Design multiplier, start of the top module:
module multiplier (
    output Ready,
    output Valid,
    output [31:0] R,
    input [15:0] X,
    input [15:0] Y,
    input Clk,
    input Rst
);
Size: ~1,600 cells after synthesis, roughly 68 I/O pins.
==> flow/config.mk <==
export PLATFORM = sky130hd
export DESIGN_NAME = multiplier
export DESIGN_NICKNAME = multiplier
export VERILOG_FILES = /design/flow/design.v
export SDC_FILE = /design/flow/constraint.sdc
export NUM_CORES = 4
export LEC_CHECK = 0
export ABC_AREA = 0
export CAP_MARGIN = 20
export CORE_MARGIN = 2
export CORE_UTILIZATION = 63
export CTS_CLUSTER_DIAMETER = 126
export GPL_TIMING_DRIVEN = 1
export HOLD_SLACK_MARGIN = 0.08
export MAX_ROUTING_LAYER = met4
export PLACE_DENSITY_LB_ADDON = 0.01
export SLEW_MARGIN = 35
==> flow/constraint.sdc <==
create_clock -name core_clock -period 20.5 [get_ports {Clk}]
set_input_delay 4.1000 -clock core_clock [delete_from_list [all_inputs] [get_ports {Clk}]]
set_output_delay 4.1000 -clock core_clock [all_outputs]
set_load 0.01 [all_outputs]
run.sh (not shown) runs the stock make flow with config.mk's settings and CLKGATE_MAP_FILE=.
==> next run, changes <==
ABC_AREA = not set   (was 0)
CORE_UTILIZATION = 40   (was 63)
CTS_CLUSTER_DIAMETER = not set   (was 126)
GPL_TIMING_DRIVEN = not set   (was 1)
HOLD_SLACK_MARGIN = not set   (was 0.08)
MAX_ROUTING_LAYER = not set   (was met4)
PLACE_DENSITY_LB_ADDON = not set   (was 0.01)
SLEW_MARGIN = 20   (was 35)
clock period = 12.7 ns   (was 20.5 ns; I/O delays follow)
Combinational power is higher by well over a third; utilization shrinks by 19 points; power rises by well over a third.


multiplier again, from the RTL that the note above started with.
Design multiplier, start of the top module:
module multiplier (
    output Ready,
    output Valid,
    output [31:0] R,
    input [15:0] X,
    input [15:0] Y,
    input Clk,
    input Rst
);
Settings: LEC_CHECK=0, ABC_AREA=1, CAP_MARGIN=20, CORE_MARGIN=2, CORE_UTILIZATION=69, CTS_CLUSTER_DIAMETER=288, CTS_CLUSTER_SIZE=99, PLACE_DENSITY=0.36, SLEW_MARGIN=20, TNS_END_PERCENT=10; clock period 4.9 ns.
The first run never finished: it broke off in clock tree synthesis, error DPL-0038.
Edit:
--- a/flow/config.mk
+++ b/flow/config.mk
@@ -8 +7,0 @@
-export ABC_AREA = 1
@@ -11,4 +10 @@
-export CORE_UTILIZATION = 69
-export CTS_CLUSTER_DIAMETER = 288
-export CTS_CLUSTER_SIZE = 99
-export PLACE_DENSITY = 0.36
+export CORE_UTILIZATION = 31
@@ -16 +11,0 @@
-export TNS_END_PERCENT = 10
==> flow/constraint.sdc (replaced) <==
create_clock -name core_clock -period 12.7 [get_ports {Clk}]
set_input_delay 2.5400 -clock core_clock [delete_from_list [all_inputs] [get_ports {Clk}]]
set_output_delay 2.5400 -clock core_clock [all_outputs]
set_load 0.01 [all_outputs]
- Now the flow went through all stages and came out clean
- die area is higher to 2.6 times its value
- synthesized area increases by about a fifth
- synthesized cell count grows by about a fifth
Edit:
--- a/flow/config.mk
+++ b/flow/config.mk
@@ -10 +10 @@
-export CORE_UTILIZATION = 31
+export CORE_UTILIZATION = 40
==> flow/constraint.sdc (replaced) <==
create_clock -name core_clock -period 13.0 [get_ports {Clk}]
set_input_delay 2.6000 -clock core_clock [delete_from_list [all_inputs] [get_ports {Clk}]]
set_output_delay 2.6000 -clock core_clock [all_outputs]
set_load 0.01 [all_outputs]
The new run passed the timing, design-rule and antenna checks.
Wire length goes up by about 1.5%.
Utilization goes up by 11 points.
Design area drops by about 1.8%.
Setup slack improved by 0.17 ns.
Via count rises by about 1.5%.
Sequential power stays flat.
Register-to-register slack is better by 0.34 ns.
Final cell count drops by about 3.6%.
Global-route usage came out higher by 8.6 points.
Edit:
--- a/flow/config.mk
+++ b/flow/config.mk
@@ -10,0 +11,2 @@
+export GPL_TIMING_DRIVEN = 0
+export PLACE_DENSITY_LB_ADDON = 0.01
This time the run completed and failed the layout checks on setup timing.
Clock skew is about the same.
Cell area shrinks by 3.1%.
Combinational power stays flat.
Clock power went down by about 6%.
Global-route usage came out higher by 5.7 points.
Cell count goes down by 3.1%.
Edit:
--- a/flow/config.mk
+++ b/flow/config.mk
@@ -10,3 +10 @@
-export CORE_UTILIZATION = 40
-export GPL_TIMING_DRIVEN = 0
-export PLACE_DENSITY_LB_ADDON = 0.01
+export CORE_UTILIZATION = 27
==> flow/constraint.sdc (replaced) <==
create_clock -name core_clock -period 14.6 [get_ports {Clk}]
set_input_delay 2.9200 -clock core_clock [delete_from_list [all_inputs] [get_ports {Clk}]]
set_output_delay 2.9200 -clock core_clock [all_outputs]
set_load 0.01 [all_outputs]
Effect:
- The changed run finished clean
- sequential power shrinks by about 10%
- global-route usage shrinks by 18 points
- register-to-register slack improves by 1.2 ns
- die size grows by 47%
Edit:
--- a/flow/config.mk
+++ b/flow/config.mk
@@ -10 +10,3 @@
-export CORE_UTILIZATION = 27
+export CORE_UTILIZATION = 68
+export CTS_CLUSTER_SIZE = 88
+export HOLD_SLACK_MARGIN = -0.08
@@ -11,0 +14 @@
+export TNS_END_PERCENT = 5
==> flow/constraint.sdc (replaced) <==
create_clock -name core_clock -period 11.9 [get_ports {Clk}]
set_input_delay 2.3800 -clock core_clock [delete_from_list [all_inputs] [get_ports {Clk}]]
set_output_delay 2.3800 -clock core_clock [all_outputs]
set_load 0.01 [all_outputs]
Result: This time the run reached the layout checks and failed them: setup timing; clock-buffer cell count stays the same; cell area grows by 7.7%; first-iteration DRC count grows by 99%; cell count shrinks by 7.6%.


## run A
multiplier again, from the RTL that the note above started with.
## multiplier
module multiplier (
    output Ready,
    output Valid,
    output [31:0] R,
    input [15:0] X,
    input [15:0] Y,
    input Clk,
    input Rst
);
export LEC_CHECK = 0
export ABC_AREA = 1
export CAP_MARGIN = 35
export CELL_PAD_IN_SITES_DETAIL_PLACEMENT = 0
export CORE_MARGIN = 2
export CORE_UTILIZATION = 50
export CTS_CLUSTER_DIAMETER = 260
export CTS_CLUSTER_SIZE = 98
export GPL_ROUTABILITY_DRIVEN = 0
export HOLD_SLACK_MARGIN = 0.24
export MAX_ROUTING_LAYER = met4
export PLACE_DENSITY_LB_ADDON = 0.3
export SLEW_MARGIN = 5
export TNS_END_PERCENT = 5
create_clock -name core_clock -period 15.0 [get_ports {Clk}]
Run A closes out successfully: all stages finished, all timing, DRC and antenna checks passed.
Edits applied to the flow inputs when going from run A to run B:
Settings: ABC_AREA removed (was 1); HOLD_SLACK_MARGIN removed (was 0.24); PLACE_DENSITY_LB_ADDON removed (was 0.3); CAP_MARGIN changed from 35 to 20; TNS_END_PERCENT removed (was 5); SLEW_MARGIN changed from 5 to 20; CELL_PAD_IN_SITES_DETAIL_PLACEMENT removed (was 0); CTS_CLUSTER_SIZE removed (was 98); GPL_ROUTABILITY_DRIVEN removed (was 0); MAX_ROUTING_LAYER removed (was met4); CORE_UTILIZATION changed from 50 to 57; CTS_CLUSTER_DIAMETER removed (was 260); the clock period (ns, I/O delays scaled along) changed from 15.0 to 7.03.
## What came out
The final report for run B shows a completed flow and a layout that fails verification, specifically negative setup slack. Between run A and run B, first-iteration DRC count is lower for run A, run B comes in above that. Higher die area goes to run B over run A. Sort run A and run B by via count, descending, and run B comes first. Per the comparison of run B with run A, power rose by 260%, final net count rose by 31%. Design area (higher): run B. The lower sequential share of layout area came out of run B. Run B — post-layout instance count excluding filler cells 529 higher, run A as reference.
[inputs] run C vs run B
Settings: SETUP_SLACK_MARGIN now 2.14, previously not set; CORE_UTILIZATION now 66, was 57; the clock period (ns, I/O delays scaled along) now 8.75, was 7.03.
Results
- Tool error GRT-0116 stopped run C during global routing (5_1_grt); no final results.
- Area of the core was lower in the run labelled run C.
- Site row count is higher on run B
- Run B → run C: routability-driven placement congestion ratio now sits higher; vertical die size dropped about 7%; worst setup slack after placement moved up.
- Between run C and run B, it is run C whose horizontal die size is lower, by 6.9%.
- The chip area number comes out higher for run B vs run C.
Input changes introduced in run D (baseline for comparison: run C):
Settings: swapping 66 for 65 in CORE_UTILIZATION; putting TNS_END_PERCENT at 40 where nothing was set; swapping 2.14 for -0.67 in SETUP_SLACK_MARGIN; swapping 8.75 for 11.1 in the clock period (ns, I/O delays scaled along).
==> comparison <==
STATUS run=run D STAGES=ALL_DONE FINAL_CHECKS=FAILED CAUSE=negative setup slack. Synthesized area: run D vs run C identical. As far as number of buffers on the longest clock path goes, run D and run C are indistinguishable; the numbers are identical. The lower detailed placer's ending HPWL of run D and run C is in run D. Global placer's final weighted congestion, run D and run C, higher one = run C. STATUS area of the placeable core: run D loses against run C. Higher number of rows created at floorplan goes to run D over run C. Number of resized instances in the post-cts repair step was higher in run C than in run D.
Input-level comparison between run E and run D:
Settings: CTS_CLUSTER_SIZE newly set to 56; PLACE_DENSITY_LB_ADDON newly set to 0.28; CORE_UTILIZATION changed from 65 to 70.
## What came out
Pre-CTS worst setup slack on run E is down relative to run D.
On number of levels the H-tree was split into, run D tracks run E almost exactly.
Run E did not finish; a tool error ended it in global routing (5_1_grt).
Run E and run D ended up with nearly the same synthesized area.
Looking at die size across run E and run D, the one that comes out lower is run E.
In run E relative to run D, number of standard-cell rows in the floorplan had gone down by a few percent.
Summary of run E over run D: total placed cells including tap cells went down by 1.0%, cell resize tally after clock tree synthesis went up by 69.


multiplier again, from the RTL that the note above started with.
Settings: LEC_CHECK=0, ABC_AREA=0, CAP_MARGIN=20, CELL_PAD_IN_SITES_DETAIL_PLACEMENT=0, CORE_MARGIN=2, CORE_UTILIZATION=72, CTS_CLUSTER_DIAMETER=359, CTS_CLUSTER_SIZE=59, GPL_ROUTABILITY_DRIVEN=0, HOLD_SLACK_MARGIN=-0.1, MAX_ROUTING_LAYER=met4, PLACE_DENSITY_LB_ADDON=0.0, SETUP_SLACK_MARGIN=2.7, SLEW_MARGIN=30, TNS_END_PERCENT=85; clock period 15.0 ns.
The baseline ended with an error in 5_1_grt on ODB-0269.
Next try:
CAP_MARGIN = 35   (was 20)
CORE_ASPECT_RATIO = 0.5   (was default)
CORE_MARGIN = 10   (was 2)
CORE_UTILIZATION = 50   (was 72)
CTS_CLUSTER_DIAMETER = 260   (was 359)
CTS_CLUSTER_SIZE = 98   (was 59)
HOLD_SLACK_MARGIN = 0.28   (was -0.1)
PLACE_DENSITY_LB_ADDON = 0.3   (was 0.0)
SETUP_SLACK_MARGIN = default   (was 2.7)
SLEW_MARGIN = 5   (was 30)
TNS_END_PERCENT = 5   (was 85)
Now the flow completed with no timing, DRC or antenna violations; synthesized cell count is unchanged; area after synthesis is unchanged; die area climbs by 76%.
Next try:
CORE_ASPECT_RATIO = default   (was 0.5)
HOLD_SLACK_MARGIN = -0.1   (was 0.28)
SETUP_SLACK_MARGIN = -1.5   (was default)
Outcome:
- The new run produced a clean layout
- register-to-register slack improves by 0.29 ns
- final cell count shrinks by 0.74%
- routed wire length shrinks by 2.0%
- worst setup slack degrades by 0.17 ns
- design area shrinks by 0.85%
- die size shrinks by 1.2%
Next try:
CAP_MARGIN = 20   (was 35)
CORE_MARGIN = 2   (was 10)
CORE_UTILIZATION = 66   (was 50)
CTS_CLUSTER_DIAMETER = 119   (was 260)
CTS_CLUSTER_SIZE = 59   (was 98)
PLACE_DENSITY_LB_ADDON = 0.0   (was 0.3)
SETUP_SLACK_MARGIN = 2.99   (was -1.5)
SLEW_MARGIN = 30   (was 5)
TNS_END_PERCENT = 85   (was 5)
Wire length went up by a few percent.
Total power grows by a quarter to a third.
Setup slack improved by 1.1 ns.
Sequential share of layout area is lower by 0.30 points.
Global-route usage is higher by 19 points.
Synthesized area stays the same.
Next try:
CAP_MARGIN = 15   (was 20)
CELL_PAD_IN_SITES_DETAIL_PLACEMENT = 1   (was 0)
CELL_PAD_IN_SITES_GLOBAL_PLACEMENT = 0   (was default)
CORE_MARGIN = 4   (was 2)
CORE_UTILIZATION = 70   (was 66)
CTS_CLUSTER_DIAMETER = 234   (was 119)
CTS_CLUSTER_SIZE = default   (was 59)
GPL_ROUTABILITY_DRIVEN = 1   (was 0)
GPL_TIMING_DRIVEN = 0   (was default)
HOLD_SLACK_MARGIN = 0.09   (was -0.1)
PLACE_DENSITY_LB_ADDON = 0.1   (was 0.0)
SLEW_MARGIN = 35   (was 30)
Effect:
- Now the flow aborted during 3_5_place_dp, error DPL-0033
- synthesized area is unchanged
- die area hardly moves
- synthesized cell count stays the same


multiplier again, from the RTL that the note above started with.
## multiplier
module multiplier (
    output Ready,
    output Valid,
    output [31:0] R,
    input [15:0] X,
    input [15:0] Y,
    input Clk,
    input Rst
);
    wire [31:0] tmpR;
    Mul mul_1 (tmpR, X, Y);
    Outputer o_0 (Ready, Valid, R, tmpR, Clk, Rst);
endmodule
make LEC_CHECK=0 CAP_MARGIN=20 CORE_MARGIN=2 CORE_UTILIZATION=58 SETUP_SLACK_MARGIN=1.26 SLEW_MARGIN=20 TNS_END_PERCENT=40 finish   # period 7.09 ns
The baseline produced a layout that fails on setup timing.
Edit:
Settings changed: ABC_AREA set to 1, CORE_UTILIZATION 58 to 70, CTS_CLUSTER_DIAMETER set to 28, SETUP_SLACK_MARGIN 1.26 to 2.14, TNS_END_PERCENT 40 to not set.
Clock period 7.09 ns to 8.75 ns, I/O delays scaled along.
Effect:
- Now the flow did not get past clock tree synthesis (4_1_cts) (DPL-0038)
- area after synthesis decreases by 17%
- die area came out lower by 30%
- synthesized cell count falls by 15%
Edit:
Settings changed: CORE_UTILIZATION 70 to 66, CTS_CLUSTER_DIAMETER 28 to 27, CTS_CLUSTER_SIZE set to 99.
The new run stopped in clock tree synthesis (4_1_cts) with DPL-0033.
Synthesized cell count is unchanged.
Synthesized area does not change.
Die size came out higher by a few percent.
Edit:
Settings changed: CORE_UTILIZATION 66 to 69, CTS_CLUSTER_DIAMETER 27 to not set, CTS_CLUSTER_SIZE 99 to not set, SETUP_SLACK_MARGIN 2.14 to not set.
Clock period 8.75 ns to 8.47 ns, I/O delays scaled along.
The new run never finished: it broke off in clock tree synthesis (4_1_cts) (DPL-0038).
Synthesized cell count is unchanged.
Die area went down by 4.2%.
Area after synthesis is unchanged.


== run 1 ==
multiplier again, from the RTL that the note above started with.
// multiplier
module multiplier (
    output Ready,
    output Valid,
    output [31:0] R,
    input [15:0] X,
    input [15:0] Y,
    input Clk,
    input Rst
);
    wire [31:0] tmpR;
    Mul mul_1 (tmpR, X, Y);
    Outputer o_0 (Ready, Valid, R, tmpR, Clk, Rst);
endmodule
make LEC_CHECK=0 ABC_AREA=0 CAP_MARGIN=35 CELL_PAD_IN_SITES_DETAIL_PLACEMENT=0 CORE_MARGIN=2 CORE_UTILIZATION=50 CTS_CLUSTER_DIAMETER=329 CTS_CLUSTER_SIZE=98 GPL_ROUTABILITY_DRIVEN=0 HOLD_SLACK_MARGIN=0.24 MAX_ROUTING_LAYER=met4 PLACE_DENSITY_LB_ADDON=0.3 SLEW_MARGIN=30 TNS_END_PERCENT=5 finish   # period 15.0 ns
Run 1 closes out successfully: all stages finished, all timing, DRC and antenna checks passed.
The inputs of run 2 differ from those of run 1 as listed below.
Settings: putting SETUP_SLACK_MARGIN at -0.42 where nothing was set; swapping 35 for 20 in CAP_MARGIN; swapping 50 for 58 in CORE_UTILIZATION; swapping 329 for 119 in CTS_CLUSTER_DIAMETER; clearing CTS_CLUSTER_SIZE, which used to be 98; swapping 0.3 for 0.0 in PLACE_DENSITY_LB_ADDON; swapping 5 for 85 in TNS_END_PERCENT; swapping 15.0 for 9.63 in the clock period (ns, I/O delays scaled along).
Notes after the runs:
The final report for run 2 shows a completed flow and a layout that fails verification, specifically negative setup slack. The die size of run 2 falls short of that of run 1 by 3200 um^2. The run with more routed wire is run 2, not run 1. Run 2: combinational gate area is about 5% higher than what run 1 reported. Taking run 2 as 1.0, run 1 lands at 0.922 on total via count after detailed routing. Worst setup slack was lower in run 2 than in run 1. Power per standard cell area, run 2 and run 1, higher one = run 2. Area: run 2 vs run 1 -> run 2 larger. Sequential power (run 2 over run 1): increase, about 55%. [run 2] vertical die size fell about 7% relative to run 1. Sort run 2 and run 1 by stage delay of the slowest cell on the critical path, descending, and run 1 comes first.
Input-level comparison between run 3 and run 2:
Settings: swapping 119 for 234 in CTS_CLUSTER_DIAMETER; putting GPL_TIMING_DRIVEN at 0 where nothing was set; swapping 30 for 35 in SLEW_MARGIN; swapping 58 for 50 in CORE_UTILIZATION; swapping -0.42 for 2.99 in SETUP_SLACK_MARGIN; swapping 0.24 for 0.09 in HOLD_SLACK_MARGIN; swapping 9.63 for 15.0 in the clock period (ns, I/O delays scaled along).
Notes after the runs:
Run 3 finished every step from synthesis to the final layout, and the layout passed the timing, design-rule and antenna checks. Run 3 vs run 2: count of non-filler cells in the finished layout down by a little under 10%. In run 3 the final cell area excluding filler cells turned out about 10% lower than in run 2. Compared with run 2, run 3 shows a higher placement row count. Taking run 2 as 1.0, run 3 lands at 1.11 on global-route wire length before repair. Re proportion of power drawn by the clock network: run 3 is 1.3 points up on run 2. When run 3 is measured against run 2, its switching power total turns out 38% lower.
Power and IR drop assume default switching activity.
